==> run a <==
## TCAM_TOP
module TCAM_TOP (
        input                   CLK
       ,input                   RESET
       ,input                   SEARCH
       ,input                   SETTING
       ,input   [DATA_BITS-1:0] KEY
       ,input   [IDWID-1:0]     SETTING_ID
       ,input   [MASKWID-1:0]   SETTING_MASKID
       ,input   [IDWID-1:0]     SETTING_PRIORITY
       ,output  [IDWID-1:0]     RULEID
       ,output                  SETTING_COMPLETE
       ,output                  SEARCH_COMPLETE
       ,output                  MISMATCH
       ,input                     DDR3_AVL_INIT
       ,input   [SDRAM_DATA-1:0]  DDR3_AVL_READDATA
       ,input                     DDR3_AVL_WAITREQUEST
       ,input                     DDR3_AVL_READDATAVALID
       ,output                    DDR3_AVL_READ
       ,output                    DDR3_AVL_WRITE
       ,output  [SDRAM_ADDR-1:0]  DDR3_AVL_ADDRESS
       ,output  [SDRAM_DATA-1:0]  DDR3_AVL_WRITEDATA
       ,output                    DDR3_AVL_BURSTCOUNT
       ,output                    DDR3_AVL_INITCOMPLETE
	);
export LEC_CHECK = 0
export CAP_MARGIN = 20
export CORE_MARGIN = 2
export CORE_UTILIZATION = 51
export GPL_ROUTABILITY_DRIVEN = 1
export MAX_ROUTING_LAYER = met4
export PLACE_DENSITY_LB_ADDON = 0.05
export SETUP_SLACK_MARGIN = 1.08
export SLEW_MARGIN = 20
create_clock -name core_clock -period 3.75 [get_ports {CLK}]
run.sh (not shown) runs the stock make flow with config.mk's settings and CLKGATE_MAP_FILE=.
==> run b: changes against run a <==
- CORE_UTILIZATION: 51 -> 67
- CTS_CLUSTER_DIAMETER: default -> 204
- GPL_ROUTABILITY_DRIVEN: 1 -> default
- MAX_ROUTING_LAYER: met4 -> default
- PLACE_DENSITY_LB_ADDON: 0.05 -> default
- SETUP_SLACK_MARGIN: 1.08 -> default
==> flow/constraint.sdc (replaced) <==
create_clock -name core_clock -period 6.75 [get_ports {CLK}]
set_input_delay 1.3500 -clock core_clock [delete_from_list [all_inputs] [get_ports {CLK}]]
set_output_delay 1.3500 -clock core_clock [all_outputs]
set_load 0.01 [all_outputs]
==> run c: changes against run a <==
- CORE_UTILIZATION: 51 -> 27
- GPL_ROUTABILITY_DRIVEN: 1 -> default
- MAX_ROUTING_LAYER: met4 -> default
- PLACE_DENSITY_LB_ADDON: 0.05 -> default
- SETUP_SLACK_MARGIN: 1.08 -> default
==> flow/constraint.sdc (replaced) <==
create_clock -name core_clock -period 13.1 [get_ports {CLK}]
set_input_delay 2.6200 -clock core_clock [delete_from_list [all_inputs] [get_ports {CLK}]]
set_output_delay 2.6200 -clock core_clock [all_outputs]
set_load 0.01 [all_outputs]
==> comparison table <==
Run status: run c complete, no violations; run a complete, no violations; run b complete, no violations
Startpoint of the worst setup timing path: run c RESET; run a SDRAM_CONTROLLER_INST.AVM_M0_WRITEDATA[78]; run b RESET
1st-iter DRT viols: run c 3204; run a 3094; run b 3818
Area fraction of clock buffers and clock inverters: run c 9.232%; run a 8.591%; run b 8.407%
Crit path max fanout: run c 9; run a 2; run b 9
Wire length the detailed router placed on met1: run c 111700 µm; run a 100100 µm; run b 97270 µm
Buffers and inverters on the worst path: run c 3; run a 1; run b 2
Min-delay worst type: run c flop to flop; run a input pin to flop; run b flop to flop
Floorplan die width: run c 624.5 µm; run a 455.5 µm; run b 397.9 µm
Clock net power: run c 9880 µW; run a 32100 µW; run b 17300 µW
Number of cells on the worst reg-to-reg path: run c 5; run a 7; run b 3
Count of instances resized after the clock tree is built: run c 0; run a 63; run b 0
Stages on worst setup path: run c 4; run a 1; run b 3
Share of total power in the clock network: run c 45.9%; run a 44.0%; run b 43.3%
Final GP Congestion: run c 0.8184; run a 0.8337; run b 0.8272
Utilization of the core after routing: run c 33.21%; run a 61.63%; run b 79.28%

* * *

==> inputs of try-garnet <==
TCAM_TOP again, from the RTL that the note above started with.
export LEC_CHECK = 0
export ABC_AREA = 1
export CAP_MARGIN = 20
export CORE_MARGIN = 2
export CORE_UTILIZATION = 56
export GPL_ROUTABILITY_DRIVEN = 1
export MAX_ROUTING_LAYER = met4
export PLACE_DENSITY_LB_ADDON = 0.01
export SETUP_SLACK_MARGIN = 0.58
export SLEW_MARGIN = 20
create_clock -name core_clock -period 2.0 [get_ports {CLK}]
==> try-onyx: changes against try-garnet <==
Settings changed: ABC_AREA 1 to default, CORE_UTILIZATION 56 to 58, GPL_ROUTABILITY_DRIVEN 1 to default, MAX_ROUTING_LAYER met4 to default, PLACE_DENSITY_LB_ADDON 0.01 to default, SETUP_SLACK_MARGIN 0.58 to default.
==> flow/constraint.sdc (replaced) <==
create_clock -name core_clock -period 9.77 [get_ports {CLK}]
set_input_delay 1.9540 -clock core_clock [delete_from_list [all_inputs] [get_ports {CLK}]]
set_output_delay 1.9540 -clock core_clock [all_outputs]
set_load 0.01 [all_outputs]
==> comparison <==
try-garnet completed, yet does not pass: negative setup slack. try-onyx finished with timing, DRC and antenna clean. Of try-garnet and try-onyx, try-onyx has the higher clock skew (gap 4.9 ps). Non-clock buffer count: try-onyx is lower than try-garnet (670). In try-garnet the die area is larger than in try-onyx, by 2.5%. In try-garnet the global-route usage is higher than in try-onyx, by 4.5 points. Against try-onyx, the count of clock-buffer cells in the layout of try-garnet is higher by 8. Flip-flop count is the same in try-garnet and try-onyx. In try-garnet the worst hold slack is worse than in try-onyx, by 260 ps. In try-onyx the wire length is smaller than in try-garnet, by 17%. Design area: try-onyx is lower than try-garnet (about 6%). Between try-garnet and try-onyx, the lower utilization is in try-onyx (gap 2.3 points).

* * *

==> inputs of job 558 <==
Starting RTL as in the previous note.
clock: 3.12 ns
lec_check: 0
cap_margin: 20
core_margin: 2
core_utilization: 72
cts_cluster_diameter: 119
cts_cluster_size: 10
place_density_lb_addon: 0.0
setup_slack_margin: 0.89
slew_margin: 40
==> job 1246 (differences from job 558) <==
ABC_AREA = 0   (was unset)
CAP_MARGIN = 35   (was 20)
CTS_CLUSTER_DIAMETER = 100   (was 119)
CTS_CLUSTER_SIZE = 22   (was 10)
GPL_ROUTABILITY_DRIVEN = 1   (was unset)
MAX_ROUTING_LAYER = met5   (was unset)
PLACE_DENSITY = 0.41   (was unset)
PLACE_DENSITY_LB_ADDON = unset   (was 0.0)
SETUP_SLACK_MARGIN = 0.93   (was 0.89)
SLEW_MARGIN = 20   (was 40)
TNS_END_PERCENT = 55   (was unset)
==> comparison table <==
                                                                                                          job 558         job 1246
Clock-pin slew reported for the worst setup and hold paths after clock tree synthesis                     0.06 ns          0.09 ns
Cell with the largest stage delay on the worst path                                                       dfrtp_2  clkdlybuf4s50_1
Aggregate routed wire length                                                                       242000 microns   220000 microns
Routed metal-1 wirelength                                                                           95500 microns    93100 microns
Cell area after placement                                                                            113000 sq um     113000 sq um
Met3 track demand over resource                                                                            0.0585           0.0400
Cell Int Power                                                                                            68.4 mW          56.1 mW
Post-Place Cells                                                                                             9122             9129
Crit path arrival time                                                                                    1.67 ns          1.71 ns
Result of the run                                                                      complete, but fails checks  timing/DRC/antenna clean
Layout check failures                                                                               antenna rules                -
Worst min-delay path startpoint                                                                           KEY[49]          KEY[10]
Ant diodes                                                                                                     17               10
Met3 wire length                                                                                    13400 microns    10300 microns
Setup WS pre-CTS                                                                                         0.295 ns         0.265 ns
Reg area                                                                                              78200 sq um      78200 sq um
Met1 layer usage reported by global route                                                                   0.445            0.438
Maximum clock frequency                                                                                 0.436 GHz        0.428 GHz
WP depth                                                                                                        3                1
Portion of the clock cycle consumed by the worst path in the final layout                                   0.735            0.750
Smallest setup slack after layout                                                                        0.826 ns         0.781 ns
Logic gate share of total power                                                                             0.045            0.054

* * *

==> amber: inputs <==
TCAM_TOP again, from the RTL that the note above started with.
// TCAM_TOP
module TCAM_TOP (
        input                   CLK
       ,input                   RESET
       ,input                   SEARCH
       ,input                   SETTING
       ,input   [DATA_BITS-1:0] KEY
       ,input   [IDWID-1:0]     SETTING_ID
       ,input   [MASKWID-1:0]   SETTING_MASKID
       ,input   [IDWID-1:0]     SETTING_PRIORITY
       ,output  [IDWID-1:0]     RULEID
       ,output                  SETTING_COMPLETE
       ,output                  SEARCH_COMPLETE
       ,output                  MISMATCH
       ,input                     DDR3_AVL_INIT
       ,input   [SDRAM_DATA-1:0]  DDR3_AVL_READDATA
       ,input                     DDR3_AVL_WAITREQUEST
       ,input                     DDR3_AVL_READDATAVALID
       ,output                    DDR3_AVL_READ
       ,output                    DDR3_AVL_WRITE
       ,output  [SDRAM_ADDR-1:0]  DDR3_AVL_ADDRESS
       ,output  [SDRAM_DATA-1:0]  DDR3_AVL_WRITEDATA
       ,output                    DDR3_AVL_BURSTCOUNT
       ,output                    DDR3_AVL_INITCOMPLETE
	);
==> flow/config.mk <==
export PLATFORM = sky130hd
export DESIGN_NAME = TCAM_TOP
export DESIGN_NICKNAME = TCAM_TOP
export VERILOG_FILES = /design/flow/design.v
export SDC_FILE = /design/flow/constraint.sdc
export NUM_CORES = 4
export LEC_CHECK = 0
export ABC_AREA = 1
export CAP_MARGIN = 35
export CORE_MARGIN = 2
export CORE_UTILIZATION = 72
export CTS_CLUSTER_DIAMETER = 204
export CTS_CLUSTER_SIZE = 16
export PLACE_DENSITY_LB_ADDON = 0.08
export SETUP_SLACK_MARGIN = 0.86
export SLEW_MARGIN = 20
==> flow/constraint.sdc <==
create_clock -name core_clock -period 3.14 [get_ports {CLK}]
set_input_delay 0.6280 -clock core_clock [delete_from_list [all_inputs] [get_ports {CLK}]]
set_output_delay 0.6280 -clock core_clock [all_outputs]
set_load 0.01 [all_outputs]
==> inputs of cedar, as changes to amber <==
ABC_AREA = not set   (was 1)
CAP_MARGIN = 20   (was 35)
CTS_CLUSTER_DIAMETER = not set   (was 204)
CTS_CLUSTER_SIZE = 70   (was 16)
PLACE_DENSITY_LB_ADDON = 0.0   (was 0.08)
SETUP_SLACK_MARGIN = 1.42   (was 0.86)
==> flow/constraint.sdc (replaced) <==
create_clock -name core_clock -period 5.35 [get_ports {CLK}]
set_input_delay 1.0700 -clock core_clock [delete_from_list [all_inputs] [get_ports {CLK}]]
set_output_delay 1.0700 -clock core_clock [all_outputs]
set_load 0.01 [all_outputs]
==> results <==
Cell area after placement: amber 0.1106 mm2; cedar 0.1118 mm2
Leakage power: amber 54.80 nW; cedar 54.97 nW
Global-route wire length before repair: amber 388,400 um; cedar 357,200 um
Routed vias: amber 64,699; cedar 54,954
Post-Route WL: amber 252,500 um; cedar 234,900 um
Pint: amber 58.47 mW; cedar 39.67 mW
Final total power: amber 76.02 mW; cedar 50.53 mW
Sequential-cell power consumption: amber 44.9 mW; cedar 26.3 mW
Kind of critical path: amber reg -> reg; cedar in -> out
Power density cells: amber 649.8 mW/mm2; cedar 413.6 mW/mm2
Count of fill cells added during filler insertion: amber 7,818; cedar 6,665
Net switching power: amber 17.55 mW; cedar 10.86 mW
Number of warning messages in the logs: amber 144; cedar 130
Crit. path cell count: amber 4; cedar 3
Sequential cell area: amber 0.07822 mm2; cedar 0.07823 mm2
Yosys Instances: amber 8,832; cedar 6,811
Fraction of met1 tracks used by global routing: amber 48.87%; cedar 43.47%
Final #Nets: amber 9,832; cedar 7,952
Run status: amber timing/DRC/antenna clean; cedar timing/DRC/antenna clean
Multiplexer area fraction after synthesis: amber 0%; cedar 14.24%

* * *

==> build 69 <==
Starting RTL as in the previous note.
clock: 3.12 ns
lec_check: 0
abc_area: 0
cap_margin: 35
core_margin: 2
core_utilization: 72
cts_cluster_diameter: 100
cts_cluster_size: 22
gpl_routability_driven: 1
max_routing_layer: met5
place_density: 0.41
setup_slack_margin: 0.93
slew_margin: 20
==> trial 79: changes against build 69 <==
==> flow/config.mk (replaced) <==
export PLATFORM = sky130hd
export DESIGN_NAME = TCAM_TOP
export DESIGN_NICKNAME = TCAM_TOP
export VERILOG_FILES = /design/flow/design.v
export SDC_FILE = /design/flow/constraint.sdc
export NUM_CORES = 4
export LEC_CHECK = 0
export CAP_MARGIN = 20
export CORE_MARGIN = 2
export CORE_UTILIZATION = 72
export CTS_CLUSTER_DIAMETER = 119
export CTS_CLUSTER_SIZE = 10
export PLACE_DENSITY_LB_ADDON = 0.0
export SETUP_SLACK_MARGIN = 0.89
export SLEW_MARGIN = 20
==> comparison <==
- Trial 79 reached the layout checks and failed them: antenna rules. Build 69 passed the timing, design-rule and antenna checks.
- Against trial 79, the power of build 69 is smaller by about 17%.
- Final area: trial 79 is larger than build 69 (about 5%).
- In trial 79 the utilization is higher than in build 69, by 3.9 points.
- Of trial 79 and build 69, build 69 has the higher setup slack (gap 0.10 ns).
- Sequential share of layout area: build 69 is higher than trial 79 (3.0 points).

* * *

==> trial 46 <==
TCAM_TOP again, from the RTL that the note above started with.
==> flow/design.v (excerpt) <==
module TCAM_TOP (
        input                   CLK
       ,input                   RESET
       ,input                   SEARCH
       ,input                   SETTING
       ,input   [DATA_BITS-1:0] KEY
       ,input   [IDWID-1:0]     SETTING_ID
       ,input   [MASKWID-1:0]   SETTING_MASKID
       ,input   [IDWID-1:0]     SETTING_PRIORITY
       ,output  [IDWID-1:0]     RULEID
       ,output                  SETTING_COMPLETE
       ,output                  SEARCH_COMPLETE
       ,output                  MISMATCH
       ,input                     DDR3_AVL_INIT
       ,input   [SDRAM_DATA-1:0]  DDR3_AVL_READDATA
       ,input                     DDR3_AVL_WAITREQUEST
       ,input                     DDR3_AVL_READDATAVALID
       ,output                    DDR3_AVL_READ
       ,output                    DDR3_AVL_WRITE
       ,output  [SDRAM_ADDR-1:0]  DDR3_AVL_ADDRESS
       ,output  [SDRAM_DATA-1:0]  DDR3_AVL_WRITEDATA
       ,output                    DDR3_AVL_BURSTCOUNT
       ,output                    DDR3_AVL_INITCOMPLETE
	);
    parameter   DATA_BITS = 128;  
    parameter   FRAGMENTS = 8;	 
    parameter   FRAG_BITS = 3;	 
    parameter   IDWID     = 16;   
    parameter   MASKWID   = 18;
    parameter   SDRAM_ADDR = 19;
    parameter   SDRAM_DATA = 256;
    localparam  FRAG_WID  = (DATA_BITS/FRAGMENTS);
  ...
export LEC_CHECK = 0
export ABC_AREA = 1
export CAP_MARGIN = 20
export CORE_MARGIN = 2
export CORE_UTILIZATION = 60
export CTS_CLUSTER_SIZE = 57
export GPL_ROUTABILITY_DRIVEN = 1
export MAX_ROUTING_LAYER = met4
export SLEW_MARGIN = 20
create_clock -name core_clock -period 2.15 [get_ports {CLK}]
==> build 83 (differences from trial 46) <==
- ABC_AREA: 1 -> 0
- CORE_UTILIZATION: 60 -> 72
- CTS_CLUSTER_SIZE: 57 -> 22
- SETUP_SLACK_MARGIN: default -> 0.93
==> flow/constraint.sdc (replaced) <==
create_clock -name core_clock -period 3.12 [get_ports {CLK}]
set_input_delay 0.6240 -clock core_clock [delete_from_list [all_inputs] [get_ports {CLK}]]
set_output_delay 0.6240 -clock core_clock [all_outputs]
set_load 0.01 [all_outputs]
==> build 32 (differences from trial 46) <==
- CORE_UTILIZATION: 60 -> 40
- CTS_CLUSTER_SIZE: 57 -> 37
- GPL_ROUTABILITY_DRIVEN: 1 -> default
- MAX_ROUTING_LAYER: met4 -> default
- SETUP_SLACK_MARGIN: default -> 2.06
==> flow/constraint.sdc (replaced) <==
create_clock -name core_clock -period 10.0 [get_ports {CLK}]
set_input_delay 2.0000 -clock core_clock [delete_from_list [all_inputs] [get_ports {CLK}]]
set_output_delay 2.0000 -clock core_clock [all_outputs]
set_load 0.01 [all_outputs]
==> job_summary.md <==
## Synthesis and layout report

| Metric | Value |
|---|---|
| Status | timing/DRC/antenna clean |
| Hold/Removal Path Class | register to register |
| Combinational gate area | 19,970 µm² |
| Std-Cell Core Area | 256,200 µm² |
| Floorplan-stage core utilization | 0.4015 |
Source of the figures above: build 32

==> job_summary.md <==
## Synthesis and layout report

| Metric | Value |
|---|---|
| Combinational gate area | 24,180 µm² |
| Status | timing/DRC/antenna clean |
| Number of global-route vias before repair | 60,529 |
| Flip-flop and latch power | 45.2 mW |
| Std-Cell Core Area | 143,500 µm² |
| Met2 routing resource usage after global routing | 0.5590 |
| Floorplan-stage core utilization | 0.7246 |
| Synth Flop Type | dfrtp_1 |
| Hold/Removal Path Class | input port to register |
Source of the figures above: build 83

==> job_summary.md <==
## Synthesis and layout report

| Metric | Value |
|---|---|
| Floorplan-stage core utilization | 0.6057 |
| Signal buffers share of area | 0.08740 |
| Combinational gate area | 19,990 µm² |
| Hold/Removal Path Class | input port to register |
| Status | timing/DRC/antenna clean |
Source of the figures above: trial 46

Power and IR drop assume default switching activity.
